==> v6: inputs <==
==> flow/design.v (excerpt) <==
module byte_unit_top (
  input clk,
  input rstn,
  output  [7:0] imem_addr,
  input  [20:0] imem_data,
  output  [7:0] dmem_addr,
  output        dmem_we,
  output [15:0] dmem_wdata,
  input  [15:0] dmem_rdata,
  input  sema_valid_i,  
  input  sema_data_i,   
  output sema_ready_o,  
  input  sema_is_empty_i,  
  output sema_write_o,     
  output sema_data_o,      
  output halted
);
Settings: LEC_CHECK=0, CAP_MARGIN=20, CORE_MARGIN=2, CORE_UTILIZATION=70, CTS_CLUSTER_DIAMETER=44, SETUP_SLACK_MARGIN=0.44, SLEW_MARGIN=20; clock period 3.31 ns.
run.sh (not shown) runs the stock make flow with config.mk's settings and CLKGATE_MAP_FILE=.
==> v7 (differences from v6) <==
Settings changed: CAP_MARGIN 20 to 0, CORE_UTILIZATION 70 to 69, CTS_CLUSTER_DIAMETER 44 to not set, SETUP_SLACK_MARGIN 0.44 to not set.
==> flow/constraint.sdc (replaced) <==
create_clock -name core_clock -period 2.99 [get_ports {clk}]
set_input_delay 0.5980 -clock core_clock [delete_from_list [all_inputs] [get_ports {clk}]]
set_output_delay 0.5980 -clock core_clock [all_outputs]
set_load 0.01 [all_outputs]
==> v23 (differences from v6) <==
Settings changed: CORE_UTILIZATION 70 to 30, CTS_CLUSTER_DIAMETER 44 to not set, SETUP_SLACK_MARGIN 0.44 to not set.
==> flow/constraint.sdc (replaced) <==
create_clock -name core_clock -period 3.9 [get_ports {clk}]
set_input_delay 0.7800 -clock core_clock [delete_from_list [all_inputs] [get_ports {clk}]]
set_output_delay 0.7800 -clock core_clock [all_outputs]
set_load 0.01 [all_outputs]
==> comparison table <==
Outcome: v23 finished clean; v7 finished with violations; v6 finished clean
Layout check failures: v23 -; v7 setup timing; v6 -
GRT met3 Usage: v23 4.94%; v7 16.6%; v6 18.6%
Detail-routed via count per cell: v23 5.76; v7 7.59; v6 7.65
DIE HEIGHT: v23 312 um; v7 207 um; v6 206 um
Total area of sequential cells: v23 0.0123 mm2; v7 0.0123 mm2; v6 0.0123 mm2
Setup TNS after final layout: v23 0 ns; v7 -0.289 ns; v6 0 ns
Core Density at Floorplan: v23 30.1%; v7 69.8%; v6 71.3%
First-pass GRT wire length: v23 154000 um; v7 165000 um; v6 161000 um
Proportion of final cell area spent on non-clock buffers: v23 5.33%; v7 8.94%; v6 6.58%
Worst slack at placement: v23 0.271 ns; v7 -0.260 ns; v6 0.0457 ns
Share of the core filled with cells: v23 34.9%; v7 82.6%; v6 82.9%
Non-Filler Instances: v23 4213; v7 3623; v6 3536
Number of buffers added by the clock tree synthesis step: v23 52; v7 51; v6 59
Depth of the critical timing path with buffers and inverters included: v23 10; v7 11; v6 10
Initial DRT Pass Iterations: v23 9; v7 12; v6 10

* * *

==> run a <==
Starting RTL as in the previous note.
Settings: LEC_CHECK=0, ABC_AREA=0, CAP_MARGIN=20, CORE_ASPECT_RATIO=1.17, CORE_MARGIN=3, CORE_UTILIZATION=35, CTS_CLUSTER_DIAMETER=45, CTS_CLUSTER_SIZE=58, GPL_ROUTABILITY_DRIVEN=0, GPL_TIMING_DRIVEN=0, HOLD_SLACK_MARGIN=-0.07, MAX_ROUTING_LAYER=met5, SETUP_SLACK_MARGIN=0.25, SLEW_MARGIN=20, TNS_END_PERCENT=50; clock period 5.0 ns.
==> run b: changes against run a <==
==> flow/config.mk (replaced) <==
export PLATFORM = sky130hd
export DESIGN_NAME = byte_unit_top
export DESIGN_NICKNAME = byte_unit_top
export VERILOG_FILES = /design/flow/design.v
export SDC_FILE = /design/flow/constraint.sdc
export NUM_CORES = 4
export LEC_CHECK = 0
export ABC_AREA = 0
export CAP_MARGIN = 15
export CELL_PAD_IN_SITES_DETAIL_PLACEMENT = 0
export CELL_PAD_IN_SITES_GLOBAL_PLACEMENT = 0
export CORE_MARGIN = 2
export CORE_UTILIZATION = 72
export CTS_CLUSTER_DIAMETER = 71
export CTS_CLUSTER_SIZE = 56
export PLACE_DENSITY_LB_ADDON = 0.01
export SETUP_SLACK_MARGIN = -0.08
export SLEW_MARGIN = 5
export TNS_END_PERCENT = 20
==> flow/constraint.sdc (replaced) <==
create_clock -name core_clock -period 2.03 [get_ports {clk}]
set_input_delay 0.4060 -clock core_clock [delete_from_list [all_inputs] [get_ports {clk}]]
set_output_delay 0.4060 -clock core_clock [all_outputs]
set_load 0.01 [all_outputs]
==> run c: changes against run a <==
==> flow/config.mk (replaced) <==
export PLATFORM = sky130hd
export DESIGN_NAME = byte_unit_top
export DESIGN_NICKNAME = byte_unit_top
export VERILOG_FILES = /design/flow/design.v
export SDC_FILE = /design/flow/constraint.sdc
export NUM_CORES = 4
export LEC_CHECK = 0
export CAP_MARGIN = 20
export CORE_MARGIN = 2
export CORE_UTILIZATION = 17
export SLEW_MARGIN = 20
==> flow/constraint.sdc (replaced) <==
create_clock -name core_clock -period 5.74 [get_ports {clk}]
set_input_delay 1.1480 -clock core_clock [delete_from_list [all_inputs] [get_ports {clk}]]
set_output_delay 1.1480 -clock core_clock [all_outputs]
set_load 0.01 [all_outputs]
==> run d: changes against run a <==
==> flow/config.mk (replaced) <==
export PLATFORM = sky130hd
export DESIGN_NAME = byte_unit_top
export DESIGN_NICKNAME = byte_unit_top
export VERILOG_FILES = /design/flow/design.v
export SDC_FILE = /design/flow/constraint.sdc
export NUM_CORES = 4
export LEC_CHECK = 0
export ABC_AREA = 1
export CAP_MARGIN = 20
export CORE_ASPECT_RATIO = 0.87
export CORE_MARGIN = 3
export CORE_UTILIZATION = 35
export CTS_CLUSTER_DIAMETER = 45
export CTS_CLUSTER_SIZE = 79
export GPL_ROUTABILITY_DRIVEN = 0
export GPL_TIMING_DRIVEN = 0
export HOLD_SLACK_MARGIN = -0.07
export MAX_ROUTING_LAYER = met4
export SLEW_MARGIN = 20
export TNS_END_PERCENT = 55
==> comparison <==
Run b never finished: it broke off in global routing (5_1_grt) (GRT-0116). Run a went through all stages and came out clean. Run c passed the timing, design-rule and antenna checks. Run d went through all stages and came out clean.
Of run c and run a, run a has the higher non-clock buffer count (gap 148).
Against run a, the sequential power of run d is higher by 49%.
Cell count, lowest first: run a, run c, run d.
Die size, highest first: run c, run d, run a, run b.
Register-to-register slack, highest first: run c, run d, run a.
Of run d and run a, run d has the higher total power (gap 120%, measured against run a).
In sequential cell count, run c and run d do not differ.
Synthesized area is the same in run c and run b.

* * *

==> inputs of job 8997 <==
Starting RTL as in the previous note.
clock: 2.67 ns
lec_check: 0
abc_area: 1
cap_margin: 5
cell_pad_in_sites_detail_placement: 0
cell_pad_in_sites_global_placement: 0
core_margin: 2
core_utilization: 72
cts_cluster_diameter: 246
cts_cluster_size: 47
place_density: 0.65
setup_slack_margin: 0.75
slew_margin: 20
==> job 1433: changes against job 8997 <==
==> flow/config.mk (replaced) <==
export PLATFORM = sky130hd
export DESIGN_NAME = byte_unit_top
export DESIGN_NICKNAME = byte_unit_top
export VERILOG_FILES = /design/flow/design.v
export SDC_FILE = /design/flow/constraint.sdc
export NUM_CORES = 4
export LEC_CHECK = 0
export CAP_MARGIN = 20
export CORE_MARGIN = 2
export CORE_UTILIZATION = 40
export SLEW_MARGIN = 20
==> flow/constraint.sdc (replaced) <==
create_clock -name core_clock -period 3.9 [get_ports {clk}]
set_input_delay 0.7800 -clock core_clock [delete_from_list [all_inputs] [get_ports {clk}]]
set_output_delay 0.7800 -clock core_clock [all_outputs]
set_load 0.01 [all_outputs]
==> comparison table <==
quantity                                                 job 1433                   job 8997
Result of the run                        timing/DRC/antenna clean  aborted with a tool error
Stage where the flow stopped                                    -   global routing (5_1_grt)
Post-Synth Simple-Gate Area                                0.1438                     0.2511
DP Worst Slack                                          0.1913 ns                 0.05085 ns
Starting density of the core                               0.4057                     0.7324
Number of rows created at floorplan                            97                         73
Detailed placement HPWL                                  71250 um                   78890 um
Cell count after synthesis                                   2858                       4031
Placed Area                                             30740 um2                  31320 um2
Seq/Total Area, Yosys                                      0.4329                     0.4231
Post-CTS Setup Bufs                                             0                         88
Count of instantiated cells in the yosys netlist             2858                       4031
Number of unique standard cell types used by synthesis         98                         56
Post-synthesis chip area from yosys                     28510 um2                  29170 um2

* * *

==> inputs of onyx <==
Starting RTL as in the previous note.
Settings: LEC_CHECK=0, ABC_AREA=1, CAP_MARGIN=20, CORE_ASPECT_RATIO=1.82, CORE_MARGIN=2, CORE_UTILIZATION=67, CTS_CLUSTER_DIAMETER=338, CTS_CLUSTER_SIZE=59, PLACE_DENSITY=0.35, SLEW_MARGIN=20; clock period 5.0 ns.
==> inputs of fjord, as changes to onyx <==
Settings changed: ABC_AREA 1 to default, CORE_ASPECT_RATIO 1.82 to 0.87, CORE_UTILIZATION 67 to 35, CTS_CLUSTER_DIAMETER 338 to default, CTS_CLUSTER_SIZE 59 to default, GPL_ROUTABILITY_DRIVEN from default to 0, PLACE_DENSITY 0.35 to default, TNS_END_PERCENT from default to 55.
==> results <==
- fjord produced a clean layout. onyx did not get past 5_1_grt.
- Between onyx and fjord, the lower synthesized cell count is in fjord (gap about 40%, measured against fjord).
- Between onyx and fjord, the lower synthesized area is in fjord (gap 2.3%, measured against fjord).
- Of fjord and onyx, fjord has the higher die area (gap about 80%, measured against onyx).
==> figures <==
metric                                                  fjord                    onyx
Die boundary height                                    270 um                  285 um
Xor/xnor share                                         0.0111                 0.00691
Combined area of all synthesized cells           0.0285 sq mm            0.0292 sq mm
Total placed cells including tap cells                  3,899                   4,536
Area share of fa/ha/maj cells after synthesis          0.0397                  0.0388
Run status                                     finished clean  stopped before the end
Stage where the flow stopped                                -                 5_1_grt
Worst setup slack after placement                    0.789 ns                 1.58 ns
Post-synthesis net count                                2,988                   4,161
TritonCTS buffer count                                     52                      12
Distinct lib cells used                                    98                      56

* * *

==> inputs of exp/harbor <==
byte_unit_top again, from the RTL that the note above started with.
// byte_unit_top
module byte_unit_top (
  input clk,
  input rstn,
  output  [7:0] imem_addr,
  input  [20:0] imem_data,
  output  [7:0] dmem_addr,
  output        dmem_we,
  output [15:0] dmem_wdata,
  input  [15:0] dmem_rdata,
  input  sema_valid_i,  
  input  sema_data_i,   
  output sema_ready_o,  
  input  sema_is_empty_i,  
  output sema_write_o,     
  output sema_data_o,      
  output halted
);
wire [7:0]  if_instruction_address_o;
reg  [20:0] if_instruction;
wire [4:0]  id_opcode_o;
wire        id_alu_src_o;
wire        id_mem_branch_o;
wire        id_mem_write_o;
wire        id_mem_read_o;
wire        id_reg_write_o;
wire        id_mem_to_reg_o;
wire        id_sema_read_o;
wire        id_sema_write_o;
wire [3:0]  id_rd_id_o;
wire [15:0] id_rs1_o;
wire [15:0] id_rs2_o;
wire [15:0] id_imm_o;
wire        ex_phase_done_o;
wire [15:0] ex_alu_result_o;
wire  [7:0] ex_branch_target_address_o;
wire        ex_branch_taken_o;
wire  [3:0] ex_rd_id_o;
wire        ex_mem_branch_o;
wire        ex_mem_write_o;
wire        ex_mem_read_o;
wire        ex_reg_write_o;
wire        ex_mem_to_reg_o;
wire        ex_sema_read_o;
wire        ex_sema_write_o;
wire  [7:0] ex_mem_addr_o;
wire [15:0] ex_mem_write_data_o;
wire        mem_phase_done_o;
wire [15:0] mem_alu_result_o;
wire [3:0]  mem_rd_id_o;
wire        mem_reg_write_o;
wire        mem_take_branch_o;
wire  [7:0] mem_branch_target_address_o;
wire [15:0] wb_regfile_writeback_o;
wire  [3:0] wb_rd_id_o;
wire        wb_reg_write_o;
localparam [2:0] IF = 3'd0, ID = 3'd1, EX = 3'd2, MEM = 3'd3, WB = 3'd4, HALT = 3'd5;
reg [2:0] cpu_phase;
wire if_suspend_cpu_i  = (cpu_phase != IF);
wire id_suspend_cpu_i  = (cpu_phase != ID);
wire ex_suspend_cpu_i  = (cpu_phase != EX);
wire mem_suspend_cpu_i = (cpu_phase != MEM);
  ...
clock: 2.32 ns
lec_check: 0
abc_area: 1
cap_margin: 5
cell_pad_in_sites_detail_placement: 0
cell_pad_in_sites_global_placement: 0
core_margin: 2
core_utilization: 72
cts_cluster_diameter: 246
cts_cluster_size: 17
gpl_routability_driven: 0
place_density_lb_addon: 0.11
setup_slack_margin: 0.66
slew_margin: 20
==> exp/maple: changes against exp/harbor <==
==> flow/config.mk (replaced) <==
export PLATFORM = sky130hd
export DESIGN_NAME = byte_unit_top
export DESIGN_NICKNAME = byte_unit_top
export VERILOG_FILES = /design/flow/design.v
export SDC_FILE = /design/flow/constraint.sdc
export NUM_CORES = 4
export LEC_CHECK = 0
export ABC_AREA = 1
export CAP_MARGIN = 20
export CORE_ASPECT_RATIO = 1.97
export CORE_MARGIN = 2
export CORE_UTILIZATION = 67
export CTS_CLUSTER_DIAMETER = 338
export CTS_CLUSTER_SIZE = 59
export PLACE_DENSITY = 0.35
export SLEW_MARGIN = 20
==> flow/constraint.sdc (replaced) <==
create_clock -name core_clock -period 5.0 [get_ports {clk}]
set_input_delay 1.0000 -clock core_clock [delete_from_list [all_inputs] [get_ports {clk}]]
set_output_delay 1.0000 -clock core_clock [all_outputs]
set_load 0.01 [all_outputs]
==> exp/indigo: changes against exp/harbor <==
==> flow/config.mk (replaced) <==
export PLATFORM = sky130hd
export DESIGN_NAME = byte_unit_top
export DESIGN_NICKNAME = byte_unit_top
export VERILOG_FILES = /design/flow/design.v
export SDC_FILE = /design/flow/constraint.sdc
export NUM_CORES = 4
export LEC_CHECK = 0
export ABC_AREA = 1
export CAP_MARGIN = 15
export CELL_PAD_IN_SITES_DETAIL_PLACEMENT = 1
export CORE_MARGIN = 10
export CORE_UTILIZATION = 32
export MAX_ROUTING_LAYER = met5
export PLACE_DENSITY_LB_ADDON = 0.27
export SETUP_SLACK_MARGIN = 0.05
export SLEW_MARGIN = 10
==> flow/constraint.sdc (replaced) <==
create_clock -name core_clock -period 3.79 [get_ports {clk}]
set_input_delay 0.7580 -clock core_clock [delete_from_list [all_inputs] [get_ports {clk}]]
set_output_delay 0.7580 -clock core_clock [all_outputs]
set_load 0.01 [all_outputs]
==> qor summary <==
Result of the run: exp/maple aborted with a tool error; exp/harbor aborted with a tool error; exp/indigo finished clean
Last stage reached: exp/maple 5_1_grt; exp/harbor 5_1_grt; exp/indigo -
FP Core Util: exp/maple 0.677; exp/harbor 0.732; exp/indigo 0.323
Placed instance area: exp/maple 30100 µm²; exp/harbor 32500 µm²; exp/indigo 31600 µm²
Clock buffers created by TritonCTS: exp/maple 12; exp/harbor 34; exp/indigo 59
Cell count in the Yosys report: exp/maple 4031; exp/harbor 4031; exp/indigo 4031
# Post-CTS Setup Buffers: exp/maple 0; exp/harbor 83; exp/indigo 0
Die outline area: exp/maple 45300 µm²; exp/harbor 42100 µm²; exp/indigo 104000 µm²
Post-cts hold-fix buffer tally: exp/maple 0; exp/harbor 1; exp/indigo 0
Post-synthesis net count: exp/maple 4161; exp/harbor 4161; exp/indigo 4161
Floorplan die width: exp/maple 153 µm; exp/harbor 205 µm; exp/indigo 322 µm
Global placement routability congestion: exp/maple 1.22; exp/harbor -; exp/indigo 0.996
Die Y: exp/maple 297 µm; exp/harbor 205 µm; exp/indigo 322 µm
Core Area: exp/maple 43100 µm²; exp/harbor 39800 µm²; exp/indigo 90300 µm²
Gates resized, CTS repair: exp/maple 0; exp/harbor 356; exp/indigo 0
Placement-stage worst setup slack: exp/maple 1.47 ns; exp/harbor -0.0826 ns; exp/indigo 0.644 ns
Number of placement rows: exp/maple 107; exp/harbor 73; exp/indigo 110
H-tree depth reported by CTS: exp/maple 1; exp/harbor 2; exp/indigo 2
Cell Count Post-Placement: exp/maple 4499; exp/harbor 4735; exp/indigo 5221
Detailed Place HPWL: exp/maple 91.0 mm; exp/harbor 76.8 mm; exp/indigo 97.9 mm
Post-synth seq share: exp/maple 0.423; exp/harbor 0.423; exp/indigo 0.423
Power and IR drop assume default switching activity.
